==> inputs of v13 <==
==> flow/design.v (excerpt) <==
module microP(
    input clk,
    input reset,
    output [7:0] imem_addr,
    input [16:0] imem_data,
    output [7:0] dmem_addr,
    output [7:0] dmem_wdata,
    output dmem_we,
    input [7:0] dmem_rdata,
    input [7:0] data_in,
    output out_we,
    output [7:0] data_out_col,
    output [7:0] data_out_addr
    );
Settings: LEC_CHECK=0, ABC_AREA=0, CAP_MARGIN=25, CELL_PAD_IN_SITES_GLOBAL_PLACEMENT=2, CORE_MARGIN=7, CORE_UTILIZATION=30, CTS_CLUSTER_DIAMETER=346, CTS_CLUSTER_SIZE=88, MAX_ROUTING_LAYER=met4, MIN_ROUTING_LAYER=met1, PLACE_DENSITY=0.88, SETUP_SLACK_MARGIN=0.64, SLEW_MARGIN=15, TNS_END_PERCENT=20; clock period 5.23 ns.
run.sh (not shown) runs the stock make flow with config.mk's settings and CLKGATE_MAP_FILE=.
==> inputs of v1, as changes to v13 <==
- CELL_PAD_IN_SITES_GLOBAL_PLACEMENT: 2 -> 0
- CORE_MARGIN: 7 -> 2
- CORE_UTILIZATION: 30 -> 66
- CTS_CLUSTER_DIAMETER: 346 -> 103
- CTS_CLUSTER_SIZE: 88 -> default
- PLACE_DENSITY: 0.88 -> 0.59
- SETUP_SLACK_MARGIN: 0.64 -> 1.08
- TNS_END_PERCENT: 20 -> 80
==> flow/constraint.sdc (replaced) <==
create_clock -name core_clock -period 3.82 [get_ports {clk}]
set_input_delay 0.7640 -clock core_clock [delete_from_list [all_inputs] [get_ports {clk}]]
set_output_delay 0.7640 -clock core_clock [all_outputs]
set_load 0.01 [all_outputs]
==> Implementation_results.wiki <==
== Metrics ==
{| class="wikitable"
! Metric !! Value
|-
| Standard-cell row count || 44
|-
| Pre-CTS WS || 0.0691 ns
|-
| Stage where the flow stopped || global routing (5_1_grt)
|-
| Instance area after placement || 11000 um^2
|-
| Result of the run || aborted with a tool error
|-
| Pre-Place Util || 66.9%
|-
| Global placement routability congestion || 1.03
|-
| Post-CTS resize count || 143
|-
| Count of buffers added by post-CTS timing repair for setup || 54
|-
| Stop err || [ERROR GRT-0232] Routing congestion too high. Check the congestion heatmap in the GUI.
|-
| Final HPWL from detailed placement || about 23 mm
|-
| Core Area || between 10000 and 15000 um^2
|}
the above is filed under v1

==> Implementation_results.wiki <==
=== Physical design figures ===
{| class="wikitable"
! Metric !! Value
|-
| Result of the run || finished clean
|-
| Pre-Place Util || 30.5%
|-
| Post-CTS resize count || 0
|-
| Core Area || 31600 um^2
|-
| Global placement routability congestion || approximately 0.90
|-
| Standard-cell row count || roughly 65
|-
| Pre-CTS WS || 0.287 ns
|-
| Instance area after placement || 10700 um^2
|-
| Final HPWL from detailed placement || 21.5 mm
|}
the above is filed under v13


==> trial 78: inputs <==
Starting RTL as in the previous note.
// microP
module microP(
    input clk,
    input reset,
    output [7:0] imem_addr,
    input [16:0] imem_data,
    output [7:0] dmem_addr,
    output [7:0] dmem_wdata,
    output dmem_we,
    input [7:0] dmem_rdata,
    input [7:0] data_in,
    output out_we,
    output [7:0] data_out_col,
    output [7:0] data_out_addr
    );
==> flow/config.mk <==
export PLATFORM = sky130hd
export DESIGN_NAME = microP
export DESIGN_NICKNAME = microP
export VERILOG_FILES = /design/flow/design.v
export SDC_FILE = /design/flow/constraint.sdc
export NUM_CORES = 4
export LEC_CHECK = 0
export CAP_MARGIN = 20
export CORE_MARGIN = 2
export CORE_UTILIZATION = 65
export CTS_CLUSTER_SIZE = 41
export PLACE_DENSITY = 0.6
export SETUP_SLACK_MARGIN = 0.85
export SLEW_MARGIN = 20
==> flow/constraint.sdc <==
create_clock -name core_clock -period 3.46 [get_ports {clk}]
set_input_delay 0.6920 -clock core_clock [delete_from_list [all_inputs] [get_ports {clk}]]
set_output_delay 0.6920 -clock core_clock [all_outputs]
set_load 0.01 [all_outputs]
==> trial 79 (differences from trial 78) <==
==> flow/config.mk (replaced) <==
export PLATFORM = sky130hd
export DESIGN_NAME = microP
export DESIGN_NICKNAME = microP
export VERILOG_FILES = /design/flow/design.v
export SDC_FILE = /design/flow/constraint.sdc
export NUM_CORES = 4
export LEC_CHECK = 0
export CAP_MARGIN = 20
export CORE_ASPECT_RATIO = 1.05
export CORE_MARGIN = 2
export CORE_UTILIZATION = 59
export SLEW_MARGIN = 20
==> flow/constraint.sdc (replaced) <==
create_clock -name core_clock -period 5.0 [get_ports {clk}]
set_input_delay 1.0000 -clock core_clock [delete_from_list [all_inputs] [get_ports {clk}]]
set_output_delay 1.0000 -clock core_clock [all_outputs]
set_load 0.01 [all_outputs]
==> build 90 (differences from trial 78) <==
--- a/flow/config.mk
+++ b/flow/config.mk
@@ -7,8 +7,7 @@
 export LEC_CHECK = 0
 export CAP_MARGIN = 20
 export CORE_MARGIN = 2
-export CORE_UTILIZATION = 65
-export CTS_CLUSTER_SIZE = 41
+export CORE_UTILIZATION = 61
+export CTS_CLUSTER_SIZE = 42
 export PLACE_DENSITY = 0.6
-export SETUP_SLACK_MARGIN = 0.85
 export SLEW_MARGIN = 20
==> flow/constraint.sdc (replaced) <==
create_clock -name core_clock -period 3.34 [get_ports {clk}]
set_input_delay 0.6680 -clock core_clock [delete_from_list [all_inputs] [get_ports {clk}]]
set_output_delay 0.6680 -clock core_clock [all_outputs]
set_load 0.01 [all_outputs]
==> summary.txt <==
fresh numbers from the pnr run: Tot GR Track Use=0.350, Overflow after GRT=0, post-CTS setup repair buffer count=0, placed cells=between 1,000 and 1,500, routability-driven placement congestion ratio=0.969, status=finished clean, FP Rows=between 40 and 50, Die Width=129 microns
the above is filed under trial 79

==> summary.txt <==
fresh numbers from the pnr run: final worst-path setup slack=-0.167 ns, Violated Checks=negative setup slack, # setup viols final=between 70 and 80, status=finished with violations, Tot GR Track Use=0.426
the above is filed under build 90

==> summary.txt <==
run metrics: status=did not finish, Last stage=global routing, first error=[ERROR GRT-0116] Global routing finished with congestion. Check the congestion regions in the DRC Viewer., placed cells=1,240, Overflow after GRT=10, post-CTS setup repair buffer count=54
the above is filed under trial 78

